==> design/flow/design.v <==
module counter_4_bit  
     (
         input  wire       clk          ,
         input  wire       rst          ,
         input  wire       enable       ,
		 output wire [3:0] count       
     );
reg [3:0] data ;
always @(posedge clk or negedge rst)
     begin
	     if(!rst)
	         begin			 
			     data <= 4'b0000 ; 	
			 end
	     else if (enable)
		     begin
                 data <= data + 4'b0001  ; 					     
	         end	
	 end
assign count =  data ;
endmodule
module ifft_add_sub  
     (
         input  wire  signed [15:0]  op_1       ,      
         input  wire  signed [15:0]  op_2       ,      
		 output wire  signed [15:0]  sum_out    ,      
		 output wire  signed [15:0]  sub_out           
     );
assign sum_out = op_1 + op_2 ;
assign sub_out = op_1 - op_2 ;
endmodule
module ifft_complex_multipier  
     (
         input  wire signed [15:0] op_1_real   ,
         input  wire signed [15:0] op_1_imag   ,
         input  wire signed [15:0] op_2_real   ,		 
         input  wire signed [15:0] op_2_imag   ,
         output wire signed [15:0] result_real ,
         output wire signed [15:0] result_imag 
     );
reg signed [31:0] op1r_x_op2r ;
reg signed [31:0] op1r_x_op2i ;
reg signed [31:0] op1i_x_op2r ;
reg signed [31:0] op1i_x_op2i ;
reg signed [31:0] o_r ;
reg signed [31:0] o_i ;
always @(*)
     begin	 
         op1r_x_op2r = op_1_real*op_2_real;  
         op1r_x_op2i = op_1_real*op_2_imag;  
         op1i_x_op2r = op_1_imag*op_2_real;  
         op1i_x_op2i = op_1_imag*op_2_imag; 
         o_r = op1r_x_op2r-op1i_x_op2i;  
         o_i = op1i_x_op2r+op1r_x_op2i;
	 end	 
assign result_real = o_r[25:10];
assign result_imag = o_i[25:10];
endmodule
module ifft_controller  
     (
         input  wire       clk               ,
         input  wire       rst               ,
         input  wire       enable            ,
		 input wire [3:0]  count             ,
         output reg        wr_enable_ram_3   ,
         output reg        wr_enable_ram_1_2 ,
         output reg        i_o_ctrl          ,       
		 output reg        ctrl              ,
         output reg        shift             ,
		 output reg        sel               ,       
		 output reg        count_en          ,       
		 output reg        done              ,    
		 output reg [3:0]  ram_1_rd_add      ,
         output reg [3:0]  ram_2_rd_add      ,
		 output reg [2:0]  ram_3_rd_add      ,
		 output reg [3:0]  ram_1_2_wr_add    ,
		 output reg [2:0]  ram_3_wr_add      ,
		 output reg [3:0]  rom_rd_add        
     );
localparam  [6:0] idle            = 7'b0000000,
                  phase_a         = 7'b0000001,
                  phase_b_1       = 7'b0000011,
                  phase_b_2       = 7'b0000010,
                  phase_b_3       = 7'b0000110,
                  phase_b_4       = 7'b0000111,
                  phase_b_5       = 7'b0000101,
                  phase_b_6       = 7'b0000100,
                  phase_b_7       = 7'b0001100,
                  phase_b_8       = 7'b0001101,
                  phase_b_9       = 7'b0001111,
                  phase_b_10      = 7'b0001110,
                  phase_b_11      = 7'b0001010,
                  phase_b_12      = 7'b0001011,
                  phase_b_13      = 7'b0001001,
                  phase_b_14      = 7'b0001000,
                  phase_b_15      = 7'b0011000,
                  phase_b_16      = 7'b0011001,
                  phase_c_1       = 7'b0011011,
                  phase_c_2       = 7'b0011010,
                  phase_c_3       = 7'b0011110,
                  phase_c_4       = 7'b0011111,
                  phase_c_5       = 7'b0011101,
                  phase_c_6       = 7'b0011100,
                  phase_c_7       = 7'b0010100,
                  phase_c_8       = 7'b0010101,
                  phase_c_9       = 7'b0010111,
                  phase_c_10      = 7'b0010110,
                  phase_c_11      = 7'b0010010,
                  phase_c_12      = 7'b0010011,
                  phase_c_13      = 7'b0010001,
                  phase_c_14      = 7'b0010000,
                  phase_c_15      = 7'b0110000,
                  phase_c_16      = 7'b0110001,
                  phase_d_1       = 7'b0110011,
                  phase_d_2       = 7'b0110010,
                  phase_d_3       = 7'b0110110,
                  phase_d_4       = 7'b0110111,
                  phase_d_5       = 7'b0110101,
                  phase_d_6       = 7'b0110100,
                  phase_d_7       = 7'b0111100,
                  phase_d_8       = 7'b0111101,
                  phase_d_9       = 7'b0111111,
                  phase_d_10      = 7'b0111110,
                  phase_d_11      = 7'b0111010,
                  phase_d_12      = 7'b0111011,
                  phase_d_13      = 7'b0111001,
                  phase_d_14      = 7'b0111000,
                  phase_d_15      = 7'b0101000,
                  phase_d_16      = 7'b0101001,
                  phase_e_1       = 7'b0101011,
                  phase_e_2       = 7'b0101010,
                  phase_e_3       = 7'b0101110,
                  phase_e_4       = 7'b0101111,
                  phase_e_5       = 7'b0101101,
                  phase_e_6       = 7'b0101100,
                  phase_e_7       = 7'b0100100,
                  phase_e_8       = 7'b0100101,
                  phase_e_9       = 7'b0100111,
                  phase_e_10      = 7'b0100110,
                  phase_e_11      = 7'b0100010,
                  phase_e_12      = 7'b0100011,
                  phase_e_13      = 7'b0100001,
                  phase_e_14      = 7'b0100000,
                  phase_e_15      = 7'b1100000,
                  phase_e_16      = 7'b1100001;	
reg         [6:0] current_state , next_state ;
always @(posedge clk or negedge rst)
     begin
	     if(!rst)
	         begin			 
			     current_state <= idle ; 	
			 end	    
	     else 
		     begin
			     current_state <= next_state ; 	
			 end 			 
	 end	 
always @(*)
     begin
         wr_enable_ram_3   = 1'b0 ;
         wr_enable_ram_1_2 = 1'b0 ;
         i_o_ctrl          = 1'b0 ;           
		 ctrl              = 1'b0 ;           
         shift             = 1'b0 ;
         count_en          = 1'b0 ;
		 sel               = 1'b0 ;           
		 done              = 1'b0 ;           
		 ram_1_rd_add      = 4'b0000 ;
         ram_2_rd_add      = 4'b0000 ;
		 ram_3_rd_add      = 3'b000  ;
		 ram_1_2_wr_add    = 4'b0000 ;
		 ram_3_wr_add      = 3'b000  ;
		 rom_rd_add        = 4'b0000  ;
	     case(current_state)
		     idle : 
			         begin
					     wr_enable_ram_3   = 1'b0 ;
					     wr_enable_ram_1_2 = 1'b0 ;
					     i_o_ctrl          = 1'b0 ;   
					     ctrl              = 1'b0 ;   
					     shift             = 1'b0 ;
					     count_en          = 1'b0 ;
					     sel               = 1'b0 ;   
					     done              = 1'b0 ;   
					     ram_1_rd_add      = 4'b0000 ;
					     ram_2_rd_add      = 4'b0000 ;
					     ram_3_rd_add      = 3'b000  ;
					     ram_1_2_wr_add    = 4'b0000 ;
					     ram_3_wr_add      = 3'b000  ;
						 rom_rd_add        = 4'b0000  ;
					 end
		     phase_a : 
			         begin
					     wr_enable_ram_1_2 = 1'b1 ;
					     i_o_ctrl          = 1'b1 ;   
					     shift             = 1'b1 ;
					     count_en          = 1'b1 ;
					     sel               = 1'b1 ;    
					 end					 
             phase_b_1 : 
			         begin
                         wr_enable_ram_3   = 1'b1 ;
                         wr_enable_ram_1_2 = 1'b1 ;  
                         ram_1_rd_add      = 4'b0000 ;
                         ram_2_rd_add      = 4'b1000 ;
                         ram_1_2_wr_add    = 4'b0000 ;
                         ram_3_wr_add      = 3'b000  ;
					 end
             phase_b_2 : 
			         begin
                         wr_enable_ram_3   = 1'b1 ;
                         wr_enable_ram_1_2 = 1'b1 ;  
                         ram_1_rd_add      = 4'b0001 ;
                         ram_2_rd_add      = 4'b1001 ;
                         ram_1_2_wr_add    = 4'b0001 ;
                         ram_3_wr_add      = 3'b001  ;
					 end
             phase_b_3 : 
			         begin
					     wr_enable_ram_3   = 1'b1 ;
						 wr_enable_ram_1_2 = 1'b1 ;  
						 ram_1_rd_add      = 4'b0010 ;
						 ram_2_rd_add      = 4'b1010 ;
						 ram_1_2_wr_add    = 4'b0010 ;
						 ram_3_wr_add      = 3'b010  ;
					 end
             phase_b_4 : 
			         begin
					     wr_enable_ram_3   = 1'b1 ;
						 wr_enable_ram_1_2 = 1'b1 ;  
						 ram_1_rd_add      = 4'b0011 ;
						 ram_2_rd_add      = 4'b1011 ;
						 ram_1_2_wr_add    = 4'b0011 ;
						 ram_3_wr_add      = 3'b011  ;
					 end
             phase_b_5 : 
			         begin
					     wr_enable_ram_3   = 1'b1 ;
						 wr_enable_ram_1_2 = 1'b1 ;  
						 ram_1_rd_add      = 4'b0100 ;
						 ram_2_rd_add      = 4'b1100 ;
						 ram_1_2_wr_add    = 4'b1000 ;
						 ram_3_wr_add      = 3'b100  ;
					 end
             phase_b_6 : 
			         begin
					     wr_enable_ram_3   = 1'b1 ;
						 wr_enable_ram_1_2 = 1'b1 ;  
						 ram_1_rd_add      = 4'b0101 ;
						 ram_2_rd_add      = 4'b1101 ;
						 ram_1_2_wr_add    = 4'b1001 ;
						 ram_3_wr_add      = 3'b101  ;					    
					 end
             phase_b_7 : 
			         begin						    
					     wr_enable_ram_3   = 1'b1 ;
						 wr_enable_ram_1_2 = 1'b1 ;  
						 ram_1_rd_add      = 4'b0110 ;
						 ram_2_rd_add      = 4'b1110 ;
						 ram_1_2_wr_add    = 4'b1010 ;
						 ram_3_wr_add      = 3'b110  ;					  		 
					 end
             phase_b_8 : 
			         begin
					     wr_enable_ram_3   = 1'b1 ;
						 wr_enable_ram_1_2 = 1'b1 ;  
						 ram_1_rd_add      = 4'b0111 ;
						 ram_2_rd_add      = 4'b1111 ;
						 ram_1_2_wr_add    = 4'b1011 ;
						 ram_3_wr_add      = 3'b111  ;	
					 end
             phase_b_9 : 
			         begin
						 wr_enable_ram_1_2 = 1'b1 ;
						 ctrl              = 1'b1 ;    
						 ram_3_rd_add      = 3'b000  ;
						 ram_1_2_wr_add    = 4'b0100 ;
						 rom_rd_add        = 4'b0000  ;
					 end
             phase_b_10 : 
			         begin
						 wr_enable_ram_1_2 = 1'b1 ;
						 ctrl              = 1'b1 ;    
						 ram_3_rd_add      = 3'b001  ;
						 ram_1_2_wr_add    = 4'b0101 ;
						 rom_rd_add        = 3'b001  ;
					 end
             phase_b_11 : 
			         begin
						 wr_enable_ram_1_2 = 1'b1 ;
						 ctrl              = 1'b1 ;    
						 ram_3_rd_add      = 3'b010  ;
						 ram_1_2_wr_add    = 4'b0110 ;
						 rom_rd_add        = 4'b0010  ;
					 end
             phase_b_12 : 
			         begin
						 wr_enable_ram_1_2 = 1'b1 ;
						 ctrl              = 1'b1 ;    
						 ram_3_rd_add      = 3'b011  ;
						 ram_1_2_wr_add    = 4'b0111 ;
						 rom_rd_add        = 4'b0011  ;
					 end
             phase_b_13 : 
			         begin
						 wr_enable_ram_1_2 = 1'b1 ;
						 ctrl              = 1'b1 ;    
						 ram_3_rd_add      = 3'b100  ;
						 ram_1_2_wr_add    = 4'b1100 ;
						 rom_rd_add        = 4'b0100  ;
					 end
             phase_b_14 : 
			         begin
						 wr_enable_ram_1_2 = 1'b1 ;
						 ctrl              = 1'b1 ;    
						 ram_3_rd_add      = 3'b101  ;
						 ram_1_2_wr_add    = 4'b1101 ;
						 rom_rd_add        = 4'b0101  ;				    
					 end
             phase_b_15 : 
			         begin
						 wr_enable_ram_1_2 = 1'b1 ;
						 ctrl              = 1'b1 ;    
						 ram_3_rd_add      = 3'b110  ;
						 ram_1_2_wr_add    = 4'b1110 ;
						 rom_rd_add        = 4'b0110  ;	
					 end
             phase_b_16 : 
			         begin
						 wr_enable_ram_1_2 = 1'b1 ;
						 ctrl              = 1'b1 ;    
						 ram_3_rd_add      = 3'b111  ;
						 ram_1_2_wr_add    = 4'b1111 ;
						 rom_rd_add        = 4'b0111  ;	
					 end
             phase_c_1 : 
			         begin
                         wr_enable_ram_3   = 1'b1 ;
                         wr_enable_ram_1_2 = 1'b1 ;  
                         ram_1_rd_add      = 4'b0000 ;
                         ram_2_rd_add      = 4'b1000 ;
                         ram_1_2_wr_add    = 4'b0000 ;
                         ram_3_wr_add      = 3'b000  ;					     
					 end
             phase_c_2 : 
			         begin
                         wr_enable_ram_3   = 1'b1 ;
                         wr_enable_ram_1_2 = 1'b1 ;  
                         ram_1_rd_add      = 4'b0001 ;
                         ram_2_rd_add      = 4'b1001 ;
                         ram_1_2_wr_add    = 4'b0001 ;
                         ram_3_wr_add      = 3'b001  ;						    
					 end
             phase_c_3 : 
			         begin
                         wr_enable_ram_3   = 1'b1 ;
                         wr_enable_ram_1_2 = 1'b1 ;  
                         ram_1_rd_add      = 4'b0010 ;
                         ram_2_rd_add      = 4'b1010 ;
                         ram_1_2_wr_add    = 4'b1000 ;
                         ram_3_wr_add      = 3'b010  ;						    
					 end
             phase_c_4 : 
			         begin
                         wr_enable_ram_3   = 1'b1 ;
                         wr_enable_ram_1_2 = 1'b1 ;  
                         ram_1_rd_add      = 4'b0011 ;
                         ram_2_rd_add      = 4'b1011 ;
                         ram_1_2_wr_add    = 4'b1001 ;
                         ram_3_wr_add      = 3'b011  ;
					 end
             phase_c_5 :                                           
			         begin
						 wr_enable_ram_1_2 = 1'b1 ;
						 ctrl              = 1'b1 ;    
						 ram_3_rd_add      = 3'b000  ;
						 ram_1_2_wr_add    = 4'b0010 ;
						 rom_rd_add        = 4'b1000  ;						    
					 end
             phase_c_6 : 
			         begin
						 wr_enable_ram_1_2 = 1'b1 ;
						 ctrl              = 1'b1 ;    
						 ram_3_rd_add      = 3'b001  ;
						 ram_1_2_wr_add    = 4'b0011 ;
						 rom_rd_add        = 4'b1001  ;						    
					 end
             phase_c_7 : 
			         begin
						 wr_enable_ram_1_2 = 1'b1 ;
						 ctrl              = 1'b1 ;    
						 ram_3_rd_add      = 3'b010  ;
						 ram_1_2_wr_add    = 4'b1010 ;
						 rom_rd_add        = 4'b1010  ;						    
					 end
             phase_c_8 : 
			         begin
						 wr_enable_ram_1_2 = 1'b1 ;
						 ctrl              = 1'b1 ;    
						 ram_3_rd_add      = 3'b011  ;
						 ram_1_2_wr_add    = 4'b1011 ;
						 rom_rd_add        = 4'b1011  ;						    
					 end
             phase_c_9 :                                   
			         begin
                         wr_enable_ram_3   = 1'b1 ;
                         wr_enable_ram_1_2 = 1'b1 ;  
                         ram_1_rd_add      = 4'b0100 ;
                         ram_2_rd_add      = 4'b1100 ;
                         ram_1_2_wr_add    = 4'b0100 ;
                         ram_3_wr_add      = 3'b000  ;					    
					 end
             phase_c_10 : 
			         begin
                         wr_enable_ram_3   = 1'b1 ;
                         wr_enable_ram_1_2 = 1'b1 ;  
                         ram_1_rd_add      = 4'b0101 ;
                         ram_2_rd_add      = 4'b1101 ;
                         ram_1_2_wr_add    = 4'b0101 ;
                         ram_3_wr_add      = 3'b001  ;						    
					 end
             phase_c_11 : 
			         begin
                         wr_enable_ram_3   = 1'b1 ;
                         wr_enable_ram_1_2 = 1'b1 ;  
                         ram_1_rd_add      = 4'b0110 ;
                         ram_2_rd_add      = 4'b1110 ;
                         ram_1_2_wr_add    = 4'b1100 ;
                         ram_3_wr_add      = 3'b010  ;						    
					 end
             phase_c_12 : 
			         begin
                         wr_enable_ram_3   = 1'b1 ;
                         wr_enable_ram_1_2 = 1'b1 ;  
                         ram_1_rd_add      = 4'b0111 ;
                         ram_2_rd_add      = 4'b1111 ;
                         ram_1_2_wr_add    = 4'b1101 ;
                         ram_3_wr_add      = 3'b011  ;						    
					 end
             phase_c_13 : 
			         begin
						 wr_enable_ram_1_2 = 1'b1 ;
						 ctrl              = 1'b1 ;    
						 ram_3_rd_add      = 3'b000  ;
						 ram_1_2_wr_add    = 4'b0110 ;
						 rom_rd_add        = 4'b1000  ;							    
					 end
             phase_c_14 : 
			         begin
						 wr_enable_ram_1_2 = 1'b1 ;
						 ctrl              = 1'b1 ;    
						 ram_3_rd_add      = 3'b001  ;
						 ram_1_2_wr_add    = 4'b0111 ;
						 rom_rd_add        = 4'b1001  ;						    
					 end
             phase_c_15 : 
			         begin
						 wr_enable_ram_1_2 = 1'b1 ;
						 ctrl              = 1'b1 ;    
						 ram_3_rd_add      = 3'b010  ;
						 ram_1_2_wr_add    = 4'b1110 ;
						 rom_rd_add        = 4'b1010  ;						    
					 end
             phase_c_16 : 
			         begin
						 wr_enable_ram_1_2 = 1'b1 ;
						 ctrl              = 1'b1 ;    
						 ram_3_rd_add      = 3'b011  ;
						 ram_1_2_wr_add    = 4'b1111 ;
						 rom_rd_add        = 4'b1011  ;						    
					 end
             phase_d_1 :                                        
			         begin
                         wr_enable_ram_3   = 1'b1 ;
                         wr_enable_ram_1_2 = 1'b1 ;  
                         ram_1_rd_add      = 4'b0000 ;
                         ram_2_rd_add      = 4'b1000 ;
                         ram_1_2_wr_add    = 4'b0000 ;
                         ram_3_wr_add      = 3'b000  ;
					 end
             phase_d_2 : 
			         begin
                         wr_enable_ram_3   = 1'b1 ;
                         wr_enable_ram_1_2 = 1'b1 ;  
                         ram_1_rd_add      = 4'b0001 ;
                         ram_2_rd_add      = 4'b1001 ;
                         ram_1_2_wr_add    = 4'b1000 ;
                         ram_3_wr_add      = 3'b001  ;					    
					 end
             phase_d_3 : 
			         begin
						 wr_enable_ram_1_2 = 1'b1 ;
						 ctrl              = 1'b1 ;    
						 ram_3_rd_add      = 3'b000  ;
						 ram_1_2_wr_add    = 4'b0001;
						 rom_rd_add        = 4'b1100  ;						    
					 end
             phase_d_4 : 
			         begin
						 wr_enable_ram_1_2 = 1'b1 ;
						 ctrl              = 1'b1 ;    
						 ram_3_rd_add      = 3'b001  ;
						 ram_1_2_wr_add    = 4'b1001 ;
						 rom_rd_add        = 4'b1101  ;						    
					 end
             phase_d_5 :                                          
			         begin
					     wr_enable_ram_3   = 1'b1 ;
						 wr_enable_ram_1_2 = 1'b1 ;  
						 ram_1_rd_add      = 4'b0010 ;
						 ram_2_rd_add      = 4'b1010 ;
						 ram_1_2_wr_add    = 4'b0010 ;
						 ram_3_wr_add      = 3'b000  ;	 
					 end
             phase_d_6 : 
			         begin
					     wr_enable_ram_3   = 1'b1 ;
						 wr_enable_ram_1_2 = 1'b1 ;  
						 ram_1_rd_add      = 4'b0011 ;
						 ram_2_rd_add      = 4'b1011 ;
						 ram_1_2_wr_add    = 4'b1010 ;
						 ram_3_wr_add      = 3'b001  ;						    					  		 
					 end
             phase_d_7 : 
			         begin
						 wr_enable_ram_1_2 = 1'b1 ;
						 ctrl              = 1'b1 ;    
						 ram_3_rd_add      = 3'b000 ;
						 ram_1_2_wr_add    = 4'b0011 ;
						 rom_rd_add        = 4'b1100  ;						    
					 end
             phase_d_8 : 
			         begin
						 wr_enable_ram_1_2 = 1'b1 ;
						 ctrl              = 1'b1 ;    
						 ram_3_rd_add      = 3'b001 ;
						 ram_1_2_wr_add    = 4'b1011 ;
						 rom_rd_add        = 4'b1101  ;						    					  		 
					 end
             phase_d_9 :                                              
			         begin
					     wr_enable_ram_3   = 1'b1 ;
						 wr_enable_ram_1_2 = 1'b1 ;  
						 ram_1_rd_add      = 4'b0100 ;
						 ram_2_rd_add      = 4'b1100 ;
						 ram_1_2_wr_add    = 4'b0100 ;
						 ram_3_wr_add      = 3'b000  ;						    
					 end
             phase_d_10 : 
			         begin
					     wr_enable_ram_3   = 1'b1 ;
						 wr_enable_ram_1_2 = 1'b1 ;  
						 ram_1_rd_add      = 4'b0101 ;
						 ram_2_rd_add      = 4'b1101 ;
						 ram_1_2_wr_add    = 4'b1100 ;
						 ram_3_wr_add      = 3'b001  ;					    
					 end
             phase_d_11 : 
			         begin
						 wr_enable_ram_1_2 = 1'b1 ;
						 ctrl              = 1'b1 ;    
						 ram_3_rd_add      = 3'b000 ;
						 ram_1_2_wr_add    = 4'b0101 ;
						 rom_rd_add        = 4'b1100  ;						    
					 end
             phase_d_12 : 
			         begin
						 wr_enable_ram_1_2 = 1'b1 ;
						 ctrl              = 1'b1 ;    
						 ram_3_rd_add      = 3'b001 ;
						 ram_1_2_wr_add    = 4'b1101 ;
						 rom_rd_add        = 4'b1101  ;	
					 end
             phase_d_13 :                                          
			         begin
					     wr_enable_ram_3   = 1'b1 ;
						 wr_enable_ram_1_2 = 1'b1 ;  
						 ram_1_rd_add      = 4'b0110 ;
						 ram_2_rd_add      = 4'b1110 ;
						 ram_1_2_wr_add    = 4'b0110 ;
						 ram_3_wr_add      = 3'b000  ;						    					  		 
					 end
             phase_d_14 : 
			         begin
					     wr_enable_ram_3   = 1'b1 ;
						 wr_enable_ram_1_2 = 1'b1 ;  
						 ram_1_rd_add      = 4'b0111 ;
						 ram_2_rd_add      = 4'b1111 ;
						 ram_1_2_wr_add    = 4'b1110 ;
						 ram_3_wr_add      = 3'b001  ;						    					  		 
					 end
             phase_d_15 : 
			         begin
						 wr_enable_ram_1_2 = 1'b1 ;
						 ctrl              = 1'b1 ;    
						 ram_3_rd_add      = 3'b000 ;
						 ram_1_2_wr_add    = 4'b0111 ;
						 rom_rd_add        = 4'b1100  ;						    
					 end
             phase_d_16 : 
			         begin
						 wr_enable_ram_1_2 = 1'b1 ;
						 ctrl              = 1'b1 ;    
						 ram_3_rd_add      = 3'b001 ;
						 ram_1_2_wr_add    = 4'b1111 ;
						 rom_rd_add        = 4'b1101  ;						    					  		 
					 end
             phase_e_1 :                                                     
			         begin
					     wr_enable_ram_3   = 1'b1 ;
						 ram_1_rd_add      = 4'b0000 ;
						 ram_2_rd_add      = 4'b1000 ;
						 ram_3_wr_add      = 3'b000  ;
						 done              = 1'b1 ;						 
					 end
             phase_e_2 : 
			         begin
						 ctrl              = 1'b1 ;    
						 ram_3_rd_add      = 3'b000 ;
						 rom_rd_add        = 4'b1110  ;	
						 done              = 1'b1 ;						 
					 end
             phase_e_3 : 
			         begin
					     wr_enable_ram_3   = 1'b1 ;
						 ram_1_rd_add      = 4'b0001 ;
						 ram_2_rd_add      = 4'b1001 ;
						 ram_3_wr_add      = 3'b000  ;	
						 done              = 1'b1 ;						 
					 end
             phase_e_4 : 
			         begin
						 ctrl              = 1'b1 ;    
						 ram_3_rd_add      = 3'b000 ;
						 rom_rd_add        = 4'b1110  ;	
						 done              = 1'b1 ;						 
					 end
             phase_e_5 : 
			         begin
					     wr_enable_ram_3   = 1'b1 ;
						 ram_1_rd_add      = 4'b0010 ;
						 ram_2_rd_add      = 4'b1010 ;
						 ram_3_wr_add      = 3'b000  ;	
						 done              = 1'b1 ;						 
					 end
             phase_e_6 : 
			         begin
						 ctrl              = 1'b1 ;    
						 ram_3_rd_add      = 3'b000 ;
						 rom_rd_add        = 4'b1110  ;	
						 done              = 1'b1 ;						 
					 end
             phase_e_7 : 
			         begin
					     wr_enable_ram_3   = 1'b1 ;
						 ram_1_rd_add      = 4'b0011 ;
						 ram_2_rd_add      = 4'b1011;
						 ram_3_wr_add      = 3'b000  ;	
						 done              = 1'b1 ;						 
					 end
             phase_e_8 : 
			         begin
						 ctrl              = 1'b1 ;    
						 ram_3_rd_add      = 3'b000 ;
						 rom_rd_add        = 4'b1110  ;	
						 done              = 1'b1 ;						 
					 end
             phase_e_9 : 
			         begin
					     wr_enable_ram_3   = 1'b1 ;
						 ram_1_rd_add      = 4'b0100 ;
						 ram_2_rd_add      = 4'b1100 ;
						 ram_3_wr_add      = 3'b000  ;	
						 done              = 1'b1 ;						 
					 end
             phase_e_10 : 
			         begin
						 ctrl              = 1'b1 ;    
						 ram_3_rd_add      = 3'b000 ;
						 rom_rd_add        = 4'b1110  ;	
						 done              = 1'b1 ;						 
					 end
             phase_e_11 : 
			         begin
					     wr_enable_ram_3   = 1'b1 ;
						 ram_1_rd_add      = 4'b0101 ;
						 ram_2_rd_add      = 4'b1101 ;
						 ram_3_wr_add      = 3'b000  ;	
						 done              = 1'b1 ;						 
					 end
             phase_e_12 : 
			         begin
						 ctrl              = 1'b1 ;    
						 ram_3_rd_add      = 3'b000 ;
						 rom_rd_add        = 4'b1110  ;	
						 done              = 1'b1 ;						 
					 end
             phase_e_13 : 
			         begin
					     wr_enable_ram_3   = 1'b1 ;
						 ram_1_rd_add      = 4'b0110 ;
						 ram_2_rd_add      = 4'b1110 ;
						 ram_3_wr_add      = 3'b000  ;	
						 done              = 1'b1 ;						 
					 end
             phase_e_14 : 
			         begin
						 ctrl              = 1'b1 ;    
						 ram_3_rd_add      = 3'b000 ;
						 rom_rd_add        = 4'b1110  ;	
						 done              = 1'b1 ;						 
					 end
             phase_e_15 : 
			         begin
					     wr_enable_ram_3   = 1'b1 ;
						 ram_1_rd_add      = 4'b0111 ;
						 ram_2_rd_add      = 4'b1111 ;
						 ram_3_wr_add      = 3'b000  ;	
						 done              = 1'b1 ;			
						 done              = 1'b1 ;						 
					 end
             phase_e_16 : 
			         begin
						 ctrl              = 1'b1 ;    
						 ram_3_rd_add      = 3'b000 ;
						 rom_rd_add        = 4'b1110  ;
						 done              = 1'b1 ;						 
					 end				 
             default :
			 	     begin
					     wr_enable_ram_3   = 1'b0 ;
					     wr_enable_ram_1_2 = 1'b0 ;
					     i_o_ctrl          = 1'b0 ;   
					     ctrl              = 1'b0 ;   
					     shift             = 1'b0 ;
					     count_en          = 1'b0 ;
					     sel               = 1'b0 ;   
					     done              = 1'b0 ;   
					     ram_1_rd_add      = 4'b0000 ;
					     ram_2_rd_add      = 4'b0000 ;
					     ram_3_rd_add      = 3'b000  ;
					     ram_1_2_wr_add    = 4'b0000 ;
					     ram_3_wr_add      = 3'b000  ;
					     rom_rd_add        = 3'b000  ;
					 end						 
		 endcase
     end		 
always @(*)
     begin
	     case(current_state)
		     idle : 
			         begin
					     if (enable==1'b1)
					         begin
					 	  	     next_state = phase_a ;			 							 
					         end
					     else 
						     begin
							     next_state = idle ;							 							 
							 end					 
					 end
		     phase_a : 
			         begin
					     if (count == 4'b1111)
					         begin
					 	  	     next_state = phase_b_1 ;			 	  					 
					         end
					     else 
						     begin
							     next_state = phase_a ;							 							 
							 end					 
					 end					 
             phase_b_1 : 
			         begin
					 	 next_state = phase_b_2 ;			 							 
					 end
             phase_b_2 : 
			         begin
					 	 next_state = phase_b_3 ;			 							 
					 end
             phase_b_3 : 
			         begin
					 	 next_state = phase_b_4 ;			 							 
					 end
             phase_b_4 : 
			         begin
					 	 next_state = phase_b_5 ;			 							 
					 end
             phase_b_5 : 
			         begin
					 	 next_state = phase_b_6 ;			 							 
					 end
             phase_b_6 : 
			         begin
					 	 next_state = phase_b_7 ;			 							 
					 end
             phase_b_7 : 
			         begin
					 	 next_state = phase_b_8 ;			 							 
					 end
             phase_b_8 : 
			         begin
					 	 next_state = phase_b_9 ;			 							 
					 end
             phase_b_9 : 
			         begin
					 	 next_state = phase_b_10 ;			 							 
					 end
             phase_b_10 : 
			         begin
					 	 next_state = phase_b_11 ;			 							 
					 end
             phase_b_11 : 
			         begin
					 	 next_state = phase_b_12 ;			 							 
					 end
             phase_b_12 : 
			         begin
					 	 next_state = phase_b_13 ;			 							 
					 end
             phase_b_13 : 
			         begin
					 	 next_state = phase_b_14 ;			 							 
					 end
             phase_b_14 : 
			         begin
					 	 next_state = phase_b_15 ;			 							 
					 end
             phase_b_15 : 
			         begin
					 	 next_state = phase_b_16 ;			 							 
					 end
             phase_b_16 : 
			         begin
					 	 next_state = phase_c_1 ;		                 							 
					 end
             phase_c_1 : 
			         begin
					 	 next_state = phase_c_2 ;			 							 
					 end
             phase_c_2 : 
			         begin
					 	 next_state = phase_c_3 ;			 							 
					 end
             phase_c_3 : 
			         begin
					 	 next_state = phase_c_4 ;			 							 
					 end
             phase_c_4 : 
			         begin
					 	 next_state = phase_c_5 ;			 							 
					 end
             phase_c_5 : 
			         begin
					 	 next_state = phase_c_6 ;			 							 
					 end
             phase_c_6 : 
			         begin
					 	 next_state = phase_c_7 ;			 							 
					 end
             phase_c_7 : 
			         begin
					 	 next_state = phase_c_8 ;			 							 
					 end
             phase_c_8 : 
			         begin
					 	 next_state = phase_c_9 ;			 							 
					 end
             phase_c_9 : 
			         begin
					 	 next_state = phase_c_10 ;			 							 
					 end
             phase_c_10 : 
			         begin
					 	 next_state = phase_c_11 ;			 							 
					 end
             phase_c_11 : 
			         begin
					 	 next_state = phase_c_12 ;			 							 
					 end
             phase_c_12 : 
			         begin
					 	 next_state = phase_c_13 ;			 							 
					 end
             phase_c_13 : 
			         begin
					 	 next_state = phase_c_14 ;			 							 
					 end
             phase_c_14 : 
			         begin
					 	 next_state = phase_c_15 ;			 							 
					 end
             phase_c_15 : 
			         begin
					 	 next_state = phase_c_16 ;			 							 
					 end
             phase_c_16 : 
			         begin
					 	 next_state = phase_d_1 ;			 							 
					 end
             phase_d_1 : 
			         begin
					 	 next_state = phase_d_2 ;			 							 
					 end
             phase_d_2 : 
			         begin
					 	 next_state = phase_d_3 ;			 							 
					 end
             phase_d_3 : 
			         begin
					 	 next_state = phase_d_4 ;			 							 
					 end
             phase_d_4 : 
			         begin
					 	 next_state = phase_d_5 ;			 							 
					 end
             phase_d_5 : 
			         begin
					 	 next_state = phase_d_6 ;			 							 
					 end
             phase_d_6 : 
			         begin
					 	 next_state = phase_d_7 ;			 							 
					 end
             phase_d_7 : 
			         begin
					 	 next_state = phase_d_8 ;			 							 
					 end
             phase_d_8 : 
			         begin
					 	 next_state = phase_d_9 ;			 							 
					 end
             phase_d_9 : 
			         begin
					 	 next_state = phase_d_10 ;			 							 
					 end
             phase_d_10 : 
			         begin
					 	 next_state = phase_d_11 ;			 							 
					 end
             phase_d_11 : 
			         begin
					 	 next_state = phase_d_12 ;			 							 
					 end
             phase_d_12 : 
			         begin
					 	 next_state = phase_d_13 ;			 							 
					 end
             phase_d_13 : 
			         begin
					 	 next_state = phase_d_14 ;			 							 
					 end
             phase_d_14 : 
			         begin
					 	 next_state = phase_d_15 ;			 							 
					 end
             phase_d_15 : 
			         begin
					 	 next_state = phase_d_16 ;			 							 
					 end
             phase_d_16 : 
			         begin
					 	 next_state = phase_e_1 ;			 							 
					 end
             phase_e_1 : 
			         begin
					 	 next_state = phase_e_2 ;			 							 
					 end
             phase_e_2 : 
			         begin
					 	 next_state = phase_e_3 ;			 							 
					 end
             phase_e_3 : 
			         begin
					 	 next_state = phase_e_4 ;			 							 
					 end
             phase_e_4 : 
			         begin
					 	 next_state = phase_e_5 ;			 							 
					 end
             phase_e_5 : 
			         begin
					 	 next_state = phase_e_6 ;			 							 
					 end
             phase_e_6 : 
			         begin
					 	 next_state = phase_e_7 ;			 							 
					 end
             phase_e_7 : 
			         begin
					 	 next_state = phase_e_8 ;			 							 
					 end
             phase_e_8 : 
			         begin
					 	 next_state = phase_e_9 ;			 							 
					 end
             phase_e_9 : 
			         begin
					 	 next_state = phase_e_10 ;			 							 
					 end
             phase_e_10 : 
			         begin
					 	 next_state = phase_e_11 ;			 							 
					 end
             phase_e_11 : 
			         begin
					 	 next_state = phase_e_12 ;			 							 
					 end
             phase_e_12 : 
			         begin
					 	 next_state = phase_e_13 ;			 							 
					 end
             phase_e_13 : 
			         begin
					 	 next_state = phase_e_14 ;			 							 
					 end
             phase_e_14 : 
			         begin
					 	 next_state = phase_e_15 ;			 							 
					 end
             phase_e_15 : 
			         begin
					 	 next_state = phase_e_16 ;			 							 
					 end
             phase_e_16 : 
			         begin
					 	 next_state = idle ;			 							 
					 end					 
             default :
			 	     begin
				         next_state = idle ;			 							 
					 end						 
		 endcase
	 end			 
endmodule
module ifft_mux  
     (
         input  wire [15:0] in_0,
         input  wire [15:0] in_1,
         input  wire        sel ,
         output reg  [15:0] out 
     );
always @(*)
     begin
	     case(sel)
			 2'b0:  
			     begin
				     out = in_0;
				 end
			 2'b1:  
			     begin
				     out = in_1;
				 end
         endcase		 
	 end	 
endmodule
module ifft_mux_add  
     (
         input  wire [3:0] in_0,
         input  wire [3:0] in_1,
         input  wire        sel ,
         output reg  [3:0] out 
     );
always @(*)
     begin
	     case(sel)
			 2'b0:  
			     begin
				     out = in_0;
				 end
			 2'b1:  
			     begin
				     out = in_1;
				 end
         endcase		 
	 end	 
endmodule
module ifft_p2s  
     (
	     input   wire           clk      ,
	     input   wire           rst      ,
	     input   wire           wr_en    ,
	     input   wire           shift    ,
		 input   wire  [3:0]    count    ,   
         input   wire  [15:0]   in_0     ,
         input   wire  [15:0]   in_1     ,
         input   wire  [15:0]   in_2     ,
         input   wire  [15:0]   in_3     ,
         input   wire  [15:0]   in_4     ,
         input   wire  [15:0]   in_5     ,
         input   wire  [15:0]   in_6     ,
         input   wire  [15:0]   in_7     ,
         input   wire  [15:0]   in_8     ,
         input   wire  [15:0]   in_9     ,
         input   wire  [15:0]   in_10    ,
         input   wire  [15:0]   in_11    ,
		 output  wire  [15:0]   data_out     
     );
reg    [15:0] r_0     ;
reg    [15:0] r_1     ;
reg    [15:0] r_2     ;
reg    [15:0] r_3     ;
reg    [15:0] r_4     ;
reg    [15:0] r_5     ;
reg    [15:0] r_6     ;
reg    [15:0] r_7     ;
reg    [15:0] r_8     ;
reg    [15:0] r_9     ;
reg    [15:0] r_10    ;
reg    [15:0] r_11    ;
always @(posedge clk or negedge rst )
     begin
	     if(!rst)
		     begin
			     r_0   <= 16'h0000;
				 r_1   <= 16'h0000;
				 r_2   <= 16'h0000;
				 r_3   <= 16'h0000;
				 r_4   <= 16'h0000;
				 r_5   <= 16'h0000;
				 r_6   <= 16'h0000;
				 r_7   <= 16'h0000;
				 r_8   <= 16'h0000;
				 r_9   <= 16'h0000;
				 r_10  <= 16'h0000;
				 r_11  <= 16'h0000;
			 end
         else if(shift)
		     begin         
			     r_0   <= r_1      ;
			     r_1   <= r_2      ;
			     r_2   <= r_3      ;
			     r_3   <= r_4      ;
			     r_4   <= r_5      ;
			     r_5   <= r_6      ;
			     r_6   <= r_7      ;
			     r_7   <= r_8      ;
			     r_8   <= r_9      ;
			     r_9   <= r_10     ;
			     r_10  <= r_11     ;
			     r_11  <= 16'h0000 ;
             end			 
	     else if(wr_en) 
		     begin
 			     r_0   <= in_0 ;
			     r_1   <= in_1 ;
			     r_2   <= in_2 ;
			     r_3   <= in_3 ;
			     r_4   <= in_4 ;
			     r_5   <= in_5 ;
			     r_6   <= in_6 ;
			     r_7   <= in_7 ;
			     r_8   <= in_8 ;
			     r_9   <= in_9 ;
			     r_10  <= in_10;
			     r_11  <= in_11;	
			 end	
	 end	 
assign data_out = r_0 ;
endmodule
module ifft_ram  
    #( 
	     parameter DATA_WIDTH = 16, 
	     parameter ADDR_WIDTH = 4, 
	     parameter DEPTH      = 16
     )
     (
         input   wire                        clk                       ,
         input   wire                        rst                       ,
         input   wire                        wr_en                     ,
         input   wire  [ADDR_WIDTH-1:0]      rd_add                    ,
         input   wire  [ADDR_WIDTH-1:0]      wr_add                    ,
		   input   wire  [DATA_WIDTH-1:0]      data_in                   ,
		   output  wire   [DATA_WIDTH-1:0]      data_out                  
     );
reg   [DATA_WIDTH-1:0] mem [2**ADDR_WIDTH-1:0];
always @(posedge clk )
     begin
         if(wr_en) 
		     begin
 			     mem[wr_add] <= data_in ;
			 end				 
	 end	 
			assign	  data_out  = mem [rd_add] ;
endmodule
module ifft_tf_rom  
     (
         input  wire  [3 :0]   rd_add    ,
		 output reg   [15:0]   data_out_imag ,
		 output reg   [15:0]   data_out_real
     );
always @(*)
     begin
	     case(rd_add)
             4'b0000: data_out_imag=16'b0000000000000000;     
             4'b0001: data_out_imag=16'b0000000110000111;     
             4'b0010: data_out_imag=16'b0000001011010100;     
             4'b0011: data_out_imag=16'b0000001110110010;     
             4'b0100: data_out_imag=16'b0000010000000000;     
             4'b0101: data_out_imag=16'b0000001110110010;     
             4'b0110: data_out_imag=16'b0000001011010100;     
             4'b0111: data_out_imag=16'b0000000110000111;     
             4'b1000: data_out_imag=16'b0000000000000000;     
             4'b1001: data_out_imag=16'b0000001011010100;     
             4'b1010: data_out_imag=16'b0000010000000000;     
             4'b1011: data_out_imag=16'b0000001011010100;     
             4'b1100: data_out_imag=16'b0000000000000000;     
             4'b1101: data_out_imag=16'b0000010000000000;     
             4'b1110: data_out_imag=16'b0000000000000000;     
			 default: data_out_imag=16'b0000000000000000;     
         endcase    
	 end
always @(*)
     begin
	     case(rd_add)
             4'b0000: data_out_real=16'b0000010000000000;     
             4'b0001: data_out_real=16'b0000001110110010;     
             4'b0010: data_out_real=16'b0000001011010100;     
             4'b0011: data_out_real=16'b0000000110000111;     
             4'b0100: data_out_real=16'b0000000000000000;     
             4'b0101: data_out_real=16'b1111111001111000;     
             4'b0110: data_out_real=16'b1111110100101011;     
             4'b0111: data_out_real=16'b1111110001001101;     
             4'b1000: data_out_real=16'b0000010000000000;     
             4'b1001: data_out_real=16'b0000001011010100;     
             4'b1010: data_out_real=16'b0000000000000000;     
             4'b1011: data_out_real=16'b1111110100101011;     
             4'b1100: data_out_real=16'b0000010000000000;     
             4'b1101: data_out_real=16'b0000000000000000;     
             4'b1110: data_out_real=16'b0000010000000000;     
			 default: data_out_real=16'b0000000000000000;     
         endcase    
	 end
endmodule
module ifft_top 
     (
         input   wire           clk           ,                 
         input   wire           rst           ,                 
		 input   wire           ifft_enable   ,                 
		 input   wire  [15:0]   in_0_real     ,                 
         input   wire  [15:0]   in_1_real     ,                 
         input   wire  [15:0]   in_2_real     ,                 
         input   wire  [15:0]   in_3_real     ,                 
         input   wire  [15:0]   in_4_real     ,                 
         input   wire  [15:0]   in_5_real     ,                 
         input   wire  [15:0]   in_6_real     ,                 
         input   wire  [15:0]   in_7_real     ,                 
         input   wire  [15:0]   in_8_real     ,                 
         input   wire  [15:0]   in_9_real     ,                 
         input   wire  [15:0]   in_10_real    ,                 
         input   wire  [15:0]   in_11_real    ,                 
		 input   wire  [15:0]   in_0_imag     ,                 
         input   wire  [15:0]   in_1_imag     ,                 
         input   wire  [15:0]   in_2_imag     ,                 
         input   wire  [15:0]   in_3_imag     ,                 
         input   wire  [15:0]   in_4_imag     ,                 
         input   wire  [15:0]   in_5_imag     ,                 
         input   wire  [15:0]   in_6_imag     ,                 
         input   wire  [15:0]   in_7_imag     ,                 
         input   wire  [15:0]   in_8_imag     ,                 
         input   wire  [15:0]   in_9_imag     ,                 
         input   wire  [15:0]   in_10_imag    ,                 
         input   wire  [15:0]   in_11_imag    ,                 
		 output  wire  [15:0]   ifft_out_real ,                 
		 output  wire  [15:0]   ifft_out_imag ,                 
		 output  wire           finish                          
     );
wire [15:0] w_1 ;                                           
wire [15:0] w_2 ;                                           
wire [15:0] w_3 ;                                           
wire [15:0] w_4 ;                                           
wire [15:0] w_5 ;                                           
wire [15:0] w_6 ;                                           
wire [15:0] w_7 ;                                           
wire [15:0] w_8 ;                                           
wire [15:0] w_9 ;                                           
wire [15:0] w_10 ;                                          
wire [15:0] w_11;                                           
wire [15:0] w_12 ;                                          
wire [15:0] w_13;                                           
wire [15:0] w_14 ;                                          
wire [15:0] w_15;                                           
wire [15:0] w_16 ;                                          
wire [15:0] w_17;                                           
wire [15:0] w_18 ;                                          
wire [15:0] w_19;                                           
wire [15:0] w_20 ;                                          
wire [3:0]  wr_add_ram_1_2;                                 
wire [3:0]  wr_add_ctrl ;                                   
wire [3:0]  count ;                                         
wire [3:0]  ram_1_rd_add ;                                  
wire [3:0]  ram_2_rd_add ;                                  
wire [3:0]  rom_rd_add   ;                                  
wire [2:0]  ram_3_rd_add ;                                  
wire [2:0]  ram_3_wr_add ;                                  
wire        shift ;                                         
wire        sel ;                                           
wire        ctrl ;                                          
wire        count_en ;                                      
wire        wr_enable_ram_3  ;                              
wire        wr_enable_ram_1_2;                              
wire        i_o_ctrl ;                                      
ifft_controller  control_unit
     (
         .clk               (clk) ,
         .rst               (rst) ,
         .enable            (ifft_enable) ,
		 .count             (count) ,
         .wr_enable_ram_3   (wr_enable_ram_3) ,
         .wr_enable_ram_1_2 (wr_enable_ram_1_2) ,
         .i_o_ctrl          (i_o_ctrl) ,       
		 .ctrl              (ctrl) ,
         .shift             (shift) ,
		 .sel               (sel) ,            
		 .count_en          (count_en) ,       
		 .done              (finish) ,      
		 .ram_1_rd_add      (ram_1_rd_add) ,
         .ram_2_rd_add      (ram_2_rd_add) ,
		 .ram_3_rd_add      (ram_3_rd_add) ,
		 .ram_1_2_wr_add    (wr_add_ctrl) ,
		 .ram_3_wr_add      (ram_3_wr_add) ,
		 .rom_rd_add        (rom_rd_add) 
     );
ifft_add_sub   butterfly_real 
     (
         .op_1    (w_9)   ,      
         .op_2    (w_11)  ,      
		 .sum_out (w_17)  ,      
		 .sub_out (w_18)         
     );
ifft_add_sub   butterfly_imag 
     (
         .op_1    (w_10)  ,      
         .op_2    (w_12)  ,      
		 .sum_out (w_19)  ,      
		 .sub_out (w_20)         
     );
ifft_complex_multipier  complex_multipier
     (
         .op_1_real   (w_13),
         .op_1_imag   (w_14),
         .op_2_real   (w_7),		 
         .op_2_imag   (w_8),
         .result_real (w_15),
         .result_imag (w_16)
     );
ifft_tf_rom  rom_tf
     (
         .rd_add        (rom_rd_add),
		 .data_out_imag (w_8),
		 .data_out_real (w_7)
     );
ifft_ram   
    #( 
	     .DATA_WIDTH(16) , 
	     .ADDR_WIDTH(4 ) , 
	     .DEPTH     (16) 
     )
	 ram_1_real
     (
         .clk       (clk)   ,
         .rst       (rst)   ,
         .wr_en     (wr_enable_ram_1_2)   ,
         .rd_add    (ram_1_rd_add)   ,
         .wr_add    (wr_add_ram_1_2)   ,
		 .data_in   (w_3)   ,
		 .data_out  (w_9)   
     );
ifft_ram   
    #( 
	     .DATA_WIDTH(16) , 
	     .ADDR_WIDTH(4 ) , 
	     .DEPTH     (16) 
     )
	 ram_1_imag
     (
         .clk       (clk)   ,
         .rst       (rst)   ,
         .wr_en     (wr_enable_ram_1_2)   ,
         .rd_add    (ram_1_rd_add)   ,
         .wr_add    (wr_add_ram_1_2)   ,
		 .data_in   (w_4)   ,
		 .data_out  (w_10)   
     );
ifft_ram   
    #( 
	     .DATA_WIDTH(16) , 
	     .ADDR_WIDTH(4 ) , 
	     .DEPTH     (16) 
     )
	 ram_2_real
     (
         .clk       (clk)   ,
         .rst       (rst)   ,
         .wr_en     (wr_enable_ram_1_2)   ,
         .rd_add    (ram_2_rd_add)   ,
         .wr_add    (wr_add_ram_1_2)   ,
		 .data_in   (w_3)   ,
		 .data_out  (w_11)   
     );
ifft_ram   
    #( 
	     .DATA_WIDTH(16) , 
	     .ADDR_WIDTH(4 ) , 
	     .DEPTH     (16) 
     )
	 ram_2_imag
     (
         .clk       (clk)   ,
         .rst       (rst)   ,
         .wr_en     (wr_enable_ram_1_2)   ,
         .rd_add    (ram_2_rd_add)   ,
         .wr_add    (wr_add_ram_1_2)   ,
		 .data_in   (w_4)   ,
		 .data_out  (w_12)   
     );
ifft_ram   
    #( 
	     .DATA_WIDTH(16) , 
	     .ADDR_WIDTH(3 ) , 
	     .DEPTH     (16) 
     )
	 ram_3_real
     (
         .clk       (clk)   ,
         .rst       (rst)   ,
         .wr_en     (wr_enable_ram_3)   ,
         .rd_add    (ram_3_rd_add)   ,
         .wr_add    (ram_3_wr_add)   ,
		 .data_in   (w_18)   ,
		 .data_out  (w_13)   
     );
ifft_ram   
    #( 
	     .DATA_WIDTH(16) , 
	     .ADDR_WIDTH(3 ) , 
	     .DEPTH     (16) 
     )
	 ram_3_imag
     (
         .clk       (clk)   ,
         .rst       (rst)   ,
         .wr_en     (wr_enable_ram_3)   ,
         .rd_add    (ram_3_rd_add)   ,
         .wr_add    (ram_3_wr_add)   ,
		 .data_in   (w_20)   ,
		 .data_out  (w_14)   
     );
ifft_p2s  p2s_real
     (
	     .clk      (clk),
	     .rst      (rst),
	     .wr_en    (ifft_enable),
	     .shift    (shift),
		 .count    (count),   
         .in_0     (in_0_real ),
         .in_1     (in_1_real ),
         .in_2     (in_2_real ),
         .in_3     (in_3_real ),
         .in_4     (in_4_real ),
         .in_5     (in_5_real ),
         .in_6     (in_6_real ),
         .in_7     (in_7_real ),
         .in_8     (in_8_real ),
         .in_9     (in_9_real ),
         .in_10    (in_10_real),
         .in_11    (in_11_real),
		 .data_out (w_1)    
     );
ifft_p2s  p2s_imag
     (
	     .clk      (clk),
	     .rst      (rst),
	     .wr_en    (ifft_enable),
	     .shift    (shift),
		 .count    (count),   
         .in_0     (in_0_imag ),
         .in_1     (in_1_imag ),
         .in_2     (in_2_imag ),
         .in_3     (in_3_imag ),
         .in_4     (in_4_imag ),
         .in_5     (in_5_imag ),
         .in_6     (in_6_imag ),
         .in_7     (in_7_imag ),
         .in_8     (in_8_imag ),
         .in_9     (in_9_imag ),
         .in_10    (in_10_imag),
         .in_11    (in_11_imag),
		 .data_out (w_2)    
     );
counter_4_bit  counter_phase_a
     (
         .clk      (clk)         ,
         .rst      (rst)         ,
         .enable   (count_en)    ,
		 .count    (count)   
     );
ifft_mux_add   wr_address_mux_ram_1
     (
         .in_0 (wr_add_ctrl) ,
         .in_1 (count) ,
         .sel  (sel) ,
         .out  (wr_add_ram_1_2)
     );
ifft_mux  input_mux_real
     (
         .in_0 (w_5),
         .in_1 (w_1),
         .sel  (i_o_ctrl),
         .out  (w_3)
     );
ifft_mux  input_mux_imag
     (
         .in_0 (w_6),
         .in_1 (w_2),
         .sel  (i_o_ctrl),
         .out  (w_4)
     );	 
ifft_mux  ctrl_mux_real
     (
         .in_0 (w_17),
         .in_1 (w_15),
         .sel  (ctrl),
         .out  (w_5)
     );
ifft_mux  ctrl_mux_imag
     (
         .in_0 (w_19),
         .in_1 (w_16),
         .sel  (ctrl),
         .out  (w_6)
     );	 
assign ifft_out_real = w_3 ;                                           
assign ifft_out_imag = w_4 ;                                           
endmodule
==> design/flow/run.sh <==
#!/bin/bash
# the make line also repeats each setting of config.mk as NAME=value (left out here)
make -C /OpenROAD-flow-scripts/flow DESIGN_CONFIG=/design/flow/config.mk WORK_HOME=/design/flow/orfs CLKGATE_MAP_FILE= finish
==> design/flow/config.mk <==
export PLATFORM = sky130hd
export DESIGN_NAME = ifft_top
export DESIGN_NICKNAME = ifft_top
export VERILOG_FILES = /design/flow/design.v
export SDC_FILE = /design/flow/constraint.sdc
export NUM_CORES = 4
export LEC_CHECK = 0
export CAP_MARGIN = 0
export CELL_PAD_IN_SITES_GLOBAL_PLACEMENT = 0
export CORE_ASPECT_RATIO = 0.71
export CORE_MARGIN = 2
export CORE_UTILIZATION = 71
export CTS_CLUSTER_SIZE = 65
export GPL_ROUTABILITY_DRIVEN = 1
export GPL_TIMING_DRIVEN = 1
export MAX_ROUTING_LAYER = met4
export MIN_ROUTING_LAYER = met1
export PLACE_DENSITY_LB_ADDON = 0.01
export SETUP_SLACK_MARGIN = -0.55
export SLEW_MARGIN = 15
export TNS_END_PERCENT = 40
==> design/flow/constraint.sdc <==
create_clock -name core_clock -period 11.1 [get_ports {clk}]
set_input_delay 2.2200 -clock core_clock [delete_from_list [all_inputs] [get_ports {clk}]]
set_output_delay 2.2200 -clock core_clock [all_outputs]
set_load 0.01 [all_outputs]
==> results of run 1 <==
## per-layer routing
layer | vias up | routed length (µm) | track usage [%]
met1 | 31560 | 97500 | 64.3
met5 | - | 0 | -
li1 | 27091 | - | -
met4 | 0 | 16800 | 24.6
met3 | 980 | 43400 | 17.7
met2 | 5122 | 117000 | 67.1
## layout make-up
cell class | count | area [µm²]
diodes | 60 | 150
repair buffers | 1274 | 11600
flip-flops and latches | 1163 | 32900
inverters | 1047 | 3940
well taps | 1484 | 1860
multi-input cells | 5063 | 43800
clock inverters | 54 | 477
clock buffers | 141 | 2860
fillers | 5702 | 15400
## repair_timing
| item | 4_1_cts | 5_1_grt |
|---|---|---|
| resized | 207 | 87 |
| setup endpoints to repair | 32 | 32 |
| cloned | 0 | 0 |
| setup buffers | 17 | 13 |
| pin swaps | 54 | 49 |
## per-stage QoR
stage	power, mW	cell area, µm²	hold slack (ns)
6_report	8.83	97600	0.474
5_1_grt	9.01	97600	0.496
4_1_cts	8.79	97100	0.479
3_5_place_dp	5.30	93000	0.465
3_3_place_gp	5.27	93000	0.455
2_1_floorplan	5.04	81300	0.449
==> flow_metrics.tcl, run 1 <==
# collected from the flow reports
set metrics [dict create \
    critPathLaunch "control_unit.current_state[1]" \
    yosys-top-cells-count "nand2_1 (1167), inv_1 (1041), edfxtp_1 (768), fa_1 (764), nor2_1 (528)" \
    ioPinCount 420 \
    switching_power_mw 1.98 \
    syn_area_mm2 0.0807 \
    seqPwrFrac_pct 54.7 \
    finalClockPeriodUsage_pct 118 \
    critPathMostFrequentCell "fa_1" \
    fin_worst_skew_ns 0.0822 \
    netlist.top_cell.by_area "edfxtp_1" \
    synth-edff-count 768 \
    r2r_start "control_unit.current_state[1]" \
    ctsLongestPathBuffers 3 \
    drc 0 \
    hold_buffers 0 \
    cp.required_ns 8.88 \
    cp-start-kind "flop" \
    ys_sh_xor_pct 2.02 \
    slowest_delay_ns 0.59 \
    setup_violations 32 \
    path_clk_slew_ns 0.07 \
    post-dp-hpwl_um 200000 \
    p_leak_nw 43.6 \
    warnings 98 \
    synth_cells 7677 \
    clkLatencyLatePin_ns 0.76 \
    pwr-share-comb_pct 4.6 \
    tns_ns -48.62 \
    yosysChipArea_mm2 0.0807 \
    rows 104 \
    grt_pass1_wl_um 404000 \
    async_flop_share_pct 34.0 \
    sw_frac_of_total_pct 22.5 \
    final_util_pct 86.3 \
    path_depth 42 \
    cts_made_buffers 104 \
    r2r-end "ram_2_real.mem[9][14]" \
    gp_congestion 1.10 \
    cts_max_level 3 \
    ys_types 81 \
    crit_fanout 5 \
    aoi_share_pct 6.30 \
    yosys.area.top_type_share_pct 28.6 \
    dp.cells 10008 \
    rrSetupSlack_ns 0.57 \
    syn_avg_cell_area_um2 10.5 \
    internal-power_mw 6.84 \
    cts_tree "built" \
    worst_pin_slew_ns 1.24 \
    yosysMostFrequentCell "nand2_1" \
    ys_cells 7677 \
    grt_usage_pct 48.9 \
    ctsRootBufferMaster "clkbuf_16" \
    layout.cells.non_filler 10286 \
    ys.flops 1163 \
    syn_to_final_growth_pct 21.0 \
    crit_path_end_kind "primary output" \
    cp_top_family "adder cells" \
    slew_headroom_pct 16.8 \
    antenna_found_initial 51 \
    rsz0062_at_grt "yes" \
    worst_slack_ns -1.94 \
    min_period_ns 13.04 \
    fa_ha_area_share_pct 25.0 \
    ff_type "edfxtp_1" \
    powerClk_mw 3.60 \
    vias 64753 \
    maxSlewViolCount 0 \
    drt-initial-drc-count 9977 \
    port_buffers 419 \
    ys_top_logic_family "adder cells" \
    so_faults "negative setup slack" \
    worstHoldPathType "reg2reg" \
    rr_worst_depth 43 \
    cp_slowest_cell "fa_1" \
    wl_um 275000 \
    first_pass_iters 7 \
    ys_seq_share_pct 40.8 \
    fmax_mhz 76.7 \
    worstHoldPathCells 2 \
    viasPerCell 6.30 \
    nets 10194 \
    cp_data_arrival_time_ns 10.82 \
    simple_gate_share_pct 12.1 \
    fp_util_pct 71.4 \
    worstPathBufferInverterCount 14 \
    grt_max_degree 292 \
    pre_cts_slack_ns -1.86 \
    combinationalPower_mw 0.404 \
    floorplan.nets 9218 \
    dieArea_mm2 0.116 \
    worstSetupEndpoint "ifft_out_real[15]" \
    core_mm2 0.113 \
    top_cells_by_area "edfxtp_1 (29%), fa_1 (19%), dfrtp_1 (12%), mux2i_1 (6.2%), ha_1 (6.0%)" \
    critPathKind "reg2out" \
    clkSinkCount 1163 \
    mux_area_share_pct 6.89 \
    hold_violations 0 \
    fp.dieW_um 404 \
    clockPowerShare_pct 40.7 \
    p_per_area_mw_per_mm2 90.4 \
    run_status "finished with violations" \
    yosysWarnings 9 \
    grt_pass1_vias 65506 \
    min-delay-start "p2s_real.r_2[8]" \
    top_power_group "registers" \
    drv_cap 0 \
    grt.overflow.total 0 \
    antenna_left 0 \
    fp.dieH_um 288 \
    ir_worst_vdd_mv 0.157 \
    wl_per_cell_um 26.7 \
    hold-path-endpoint "p2s_real.r_1[8]" \
    pg_seq_mw 4.83 \
]
==> inputs of run 2 (changes only) <==
CAP_MARGIN = 20   (was 0)
CELL_PAD_IN_SITES_GLOBAL_PLACEMENT = default   (was 0)
CORE_ASPECT_RATIO = default   (was 0.71)
CORE_UTILIZATION = 57   (was 71)
CTS_CLUSTER_SIZE = 98   (was 65)
GPL_ROUTABILITY_DRIVEN = default   (was 1)
GPL_TIMING_DRIVEN = default   (was 1)
MAX_ROUTING_LAYER = default   (was met4)
MIN_ROUTING_LAYER = default   (was met1)
PLACE_DENSITY_LB_ADDON = default   (was 0.01)
SETUP_SLACK_MARGIN = default   (was -0.55)
SLEW_MARGIN = 20   (was 15)
TNS_END_PERCENT = default   (was 40)
clock period = 9.09 ns   (was 11.1 ns; I/O delays follow)
==> run 2 against run 1 <==
Effect of this change: the layout still fails its checks (negative setup slack); first-iteration DRC count decreased by 38%; clock power increased by 43%; area after synthesis unchanged; worst setup slack got worse by 1.4 ns; routed wire length decreased by 4.2%; total power increased by 30%; via count decreased by 5.9%; global-route usage decreased by 12 points; design area increased by 3.3%; critical path type unchanged; highest routed layer is now met5.
==> flow_metrics.tcl, run 2 <==
# collected from the flow reports
set metrics [dict create \
    yosysChipArea_mm2 0.0807 \
    crit_path_end_kind "primary output" \
    slowest_delay_ns 0.61 \
    drt-initial-drc-count 6204 \
    aoi_share_pct 6.30 \
    grt_pass1_wl_um 392000 \
    fp.dieH_um 380 \
    switching_power_mw 2.48 \
    hold_violations 0 \
    critPathKind "reg2out" \
    synth-edff-count 768 \
    grt_max_degree 246 \
    cp_data_arrival_time_ns 10.59 \
    min-delay-start "p2s_imag.r_6[4]" \
    cp_top_family "adder cells" \
    seqPwrFrac_pct 51.3 \
    dp.cells 10474 \
    run_status "finished with violations" \
    rsz0062_at_grt "yes" \
    placed_cell_area_mm2 0.0943 \
    drc 0 \
    pwr-share-comb_pct 4.0 \
    cts_tree "built" \
    ys_cells 7677 \
    r2r-end "ram_1_imag.mem[1][14]" \
    combinationalPower_mw 0.464 \
    finalClockPeriodUsage_pct 137 \
    grt_pass1_vias 61590 \
    grt_usage_pct 36.6 \
    top_power_group "registers" \
    syn_to_final_growth_pct 25.0 \
    worstSetupEndpoint "ifft_out_imag[13]" \
    fp.dieW_um 380 \
    final_cell_area_mm2 0.101 \
    dieArea_mm2 0.145 \
    cp.required_ns 7.27 \
    clkLatencyLatePin_ns 0.78 \
    vias 60936 \
    worst_slack_ns -3.32 \
    cts_made_buffers 117 \
    path_depth 41 \
    hold_buffers 0 \
    path_clk_slew_ns 0.07 \
    slew_headroom_pct 21.0 \
    pre_cts_slack_ns -3.57 \
    cp_slowest_cell "fa_1" \
    viasPerCell 5.64 \
    async_flop_share_pct 34.0 \
    p_per_area_mw_per_mm2 114 \
    syn_area_mm2 0.0807 \
    whs_ns 0.434 \
    fp_util_pct 57.2 \
    worst_pin_slew_ns 1.18 \
    p_leak_nw 44.9 \
    critPathLaunch "control_unit.current_state[1]" \
    critPathMostFrequentCell "fa_1" \
    fin_worst_skew_ns 0.101 \
    ys.flops 1163 \
    sw_frac_of_total_pct 21.6 \
    cp-start-kind "flop" \
    p_total_mw 11.5 \
    mux_area_share_pct 6.89 \
    yosysWarnings 9 \
    port_buffers 419 \
    netlist.top_cell.by_area "edfxtp_1" \
    simple_gate_share_pct 12.1 \
    so_faults "negative setup slack" \
    maxSlewViolCount 0 \
    cts_max_level 3 \
    yosys-top-cells-count "nand2_1 (1167), inv_1 (1041), edfxtp_1 (768), fa_1 (764), nor2_1 (528)" \
    final_util_pct 71.5 \
    rr_worst_depth 46 \
    antenna_found_initial 55 \
    ys_seq_share_pct 40.8 \
    ioPinCount 420 \
    floorplan.nets 9218 \
    r2r_start "control_unit.current_state[1]" \
    setup_violations 543 \
    wl_um 263000 \
    wl_per_cell_um 24.4 \
    syn_avg_cell_area_um2 10.5 \
    gp_congestion 1.01 \
    worstPathBufferInverterCount 12 \
    hold-path-endpoint "p2s_imag.r_5[4]" \
    met3_length_um 23400 \
    wl_met1_um 103000 \
    ff_type "edfxtp_1" \
    min_period_ns 12.41 \
    ys_sh_xor_pct 2.02 \
    ir_worst_vdd_mv 0.168 \
    first_pass_iters 6 \
    warnings 98 \
    yosys.area.top_type_share_pct 28.6 \
    ctsLongestPathBuffers 3 \
    ys_types 81 \
    ys_top_logic_family "adder cells" \
    nets 10335 \
    clockPowerShare_pct 44.7 \
    top_cells_by_area "edfxtp_1 (29%), fa_1 (19%), dfrtp_1 (12%), mux2i_1 (6.2%), ha_1 (6.0%)" \
    antenna_left 0 \
    fmax_mhz 80.6 \
    internal-power_mw 9.01 \
    rrSetupSlack_ns -1.22 \
    grt.overflow.total 0 \
    fa_ha_area_share_pct 25.0 \
    yosysMostFrequentCell "nand2_1" \
    ctsRootBufferMaster "clkbuf_16" \
    layout.cells.non_filler 10809 \
    worstHoldPathCells 2 \
    worstHoldPathType "reg2reg" \
    dr_wl_met2_um 122000 \
    core_mm2 0.141 \
    post-dp-hpwl_um 201000 \
    powerClk_mw 5.13 \
    crit_fanout 5 \
    tns_ns -438.65 \
    pg_seq_mw 5.89 \
    clkSinkCount 1163 \
    drv_cap 0 \
    synth_cells 7677 \
    rows 138 \
    top_layer "met5" \
]
[run 2: layout make-up]
type | count | area (µm²)
Clock buffer | 157 | 3270
Fill cell | 10511 | 40200
Clock inverter | 65 | 853
Tap cell | 1890 | 2360
Inverter | 1047 | 3960
Antenna cell | 22 | 55.1
Multi-Input combinational cell | 5063 | 44500
Timing Repair Buffer | 1402 | 12900
Sequential cell | 1163 | 33000
[run 2: layer usage]
layer	track usage [%]	vias up
li1	-	27352
met1	49.0	30345
met2	57.4	2601
met3	7.50	580
met4	17.3	58
met5	0	-
[run 2: what timing repair did]
item                                    CTS  global route
endpoints found under the setup margin  544           544
hold endpoints to repair                  0             0
resized                                 322           162
gates cloned                              4             2
buffers inserted                         48            43
pin swaps                               128            91
==> inputs of run 3 (changes only) <==
CORE_UTILIZATION = 70   (was 57)
CTS_CLUSTER_SIZE = 29   (was 98)
SETUP_SLACK_MARGIN = 2.52   (was default)
clock period = 13.5 ns   (was 9.09 ns; I/O delays follow)
==> run 3 against run 2 <==
Effect of this change: still fails the layout checks on negative setup slack; area after synthesis unchanged; register-to-register slack better by 3.9 ns; core utilization up 14 points; synthesized cell count unchanged; total power down 34%; count of clock-buffer cells in the layout down 19; design area down 3.5%; clock skew up 0.014 ns; critical path depth down 4; worst setup slack better by 3.1 ns; clock power down 35%.
==> flow_metrics.tcl, run 3 <==
# collected from the flow reports
set metrics [dict create \
    run_status "finished with violations" \
    so_faults "negative setup slack" \
    yosys.area.top_type_share_pct 28.6 \
    port_buffers 419 \
    fmax_mhz 72.7 \
    finalClockPeriodUsage_pct 102 \
    tns_ns -1.23 \
    cts_made_buffers 112 \
    wl_um 291000 \
    cp.required_ns 10.80 \
    syn_to_final_growth_pct 20.6 \
    pg_seq_mw 3.97 \
    netlist.top_cell.by_area "edfxtp_1" \
    grt_max_degree 250 \
    fa_ha_area_share_pct 25.0 \
    critPathLaunch "control_unit.current_state[2]" \
    fin_worst_skew_ns 0.115 \
    min_period_ns 13.76 \
    hold-path-endpoint "p2s_imag.r_3[0]" \
    ctsRootBufferMaster "clkbuf_16" \
    ys_types 81 \
    regArea_mm2 0.0330 \
    r2r_start "control_unit.current_state[2]" \
    syn_avg_cell_area_um2 10.5 \
    simple_gate_share_pct 12.1 \
    gp_congestion 1.02 \
    cp-start-kind "flop" \
    hold_violations 0 \
    grt_usage_pct 47.2 \
    synth-edff-count 768 \
    worst_pin_slew_ns 1.26 \
    clkLatencyLatePin_ns 0.77 \
    fp.dieW_um 344 \
    warnings 107 \
    ys_seq_share_pct 40.8 \
    cts_max_level 3 \
    critPathKind "reg2out" \
    yosysWarnings 9 \
    worstHoldPathType "reg2reg" \
    grt_pass1_vias 65042 \
    ys_top_logic_family "adder cells" \
    ys_cells 7677 \
    cp_top_family "adder cells" \
    min-delay-start "p2s_imag.r_4[0]" \
    rr_worst_depth 40 \
    ys_sh_xor_pct 2.02 \
    rows 124 \
    vias 65204 \
    powerClk_mw 3.32 \
    grt_pass1_wl_um 406000 \
    ioPinCount 420 \
    aoi_share_pct 6.30 \
    combGateArea_mm2 0.0451 \
    rrSetupSlack_ns 2.71 \
    async_flop_share_pct 34.0 \
    seqPwrFrac_pct 52.1 \
    path_depth 37 \
    p_per_area_mw_per_mm2 78.4 \
    fp_util_pct 70.6 \
    drv_cap 0 \
    hold_buffers 0 \
    slowest_delay_ns 0.59 \
    nets 9872 \
    cts_tree "built" \
    worst_slack_ns -0.259 \
    antenna_left 0 \
    drc 0 \
    syn_area_mm2 0.0807 \
    r2r-end "ram_2_imag.mem[10][14]" \
    core_mm2 0.114 \
    switching_power_mw 1.72 \
    yosysChipArea_mm2 0.0807 \
    slew_headroom_pct 15.5 \
    worstPathBufferInverterCount 8 \
    pre_cts_slack_ns -0.207 \
    mux_area_share_pct 6.89 \
    worstHoldPathCells 2 \
    n_fill_cell 5729 \
    sw_frac_of_total_pct 22.6 \
    grt.overflow.total 0 \
    path_clk_slew_ns 0.06 \
    fp.dieH_um 344 \
    floorplan.nets 9218 \
    critPathMostFrequentCell "fa_1" \
    yosys-top-cells-count "nand2_1 (1167), inv_1 (1041), edfxtp_1 (768), fa_1 (764), nor2_1 (528)" \
    p_leak_nw 42.7 \
    top_power_group "registers" \
    internal-power_mw 5.90 \
    crit_fanout 22 \
    wl_per_cell_um 29.2 \
    yosysMostFrequentCell "nand2_1" \
    maxSlewViolCount 0 \
    clockPowerShare_pct 43.6 \
    combinationalPower_mw 0.333 \
    viasPerCell 6.54 \
    pwr-share-comb_pct 4.4 \
    clkSinkCount 1163 \
    crit_path_end_kind "primary output" \
    cp_data_arrival_time_ns 11.06 \
    rsz0062_at_grt "yes" \
    synth_cells 7677 \
    worstSetupEndpoint "ifft_out_imag[15]" \
    first_pass_iters 9 \
    drt-initial-drc-count 9676 \
    antenna_found_initial 48 \
    ctsLongestPathBuffers 3 \
    top_cells_by_area "edfxtp_1 (29%), fa_1 (19%), dfrtp_1 (12%), mux2i_1 (6.2%), ha_1 (6.0%)" \
    cp_slowest_cell "fa_1" \
    ys.flops 1163 \
    post-dp-hpwl_um 190000 \
    dieArea_mm2 0.118 \
    ff_type "edfxtp_1" \
    ir_worst_vdd_mv 0.155 \
    setup_violations 10 \
]
-- run 3: timing repair --
item | in CTS | in global routing
cloned | 9 | 7
pin swaps | 122 | 141
endpoints found under the hold margin | 0 | 0
endpoints found under the setup margin | 32 | 32
resized | 380 | 222
buffers inserted | 119 | 123
-- run 3: stage by stage --
step | power, mW | area (µm²) | std cells | hold WS, ns | util [%]
finish | 7.63 | 97300 | 9977 | 0.446 | 85.1
floorplan | 4.14 | 81700 | 7677 | 0.449 | -
detailed placement | 4.35 | 88800 | 9471 | 0.461 | 77.6
CTS | 7.56 | 95100 | 9807 | 0.433 | 83.2
global route | 7.76 | 97300 | 9966 | 0.475 | 85.1
global placement | 4.34 | 88700 | 9470 | 0.458 | 77.6
-- run 3: layout make-up --
type / count / area share [%]
diodes: 40 / 0.103
clock buffers: 138 / 3.10
clock inverters: 70 / 0.845
inverters: 1047 / 4.07
multi-input cells: 5063 / 46.3
flip-flops and latches: 1163 / 33.9
well taps: 1512 / 1.94
repair buffers: 944 / 9.78
-- run 3: routing by layer --
layer  up-vias  wire length, µm  global-route usage (%)
met4        30            28500                    34.5
met3      1577            39700                    13.2
met5         -              202                       0
met1     31630            92400                    57.7
li1      26408                -                       -
met2      5559           131000                    72.2
Power is estimated from default activity; no workload was simulated.
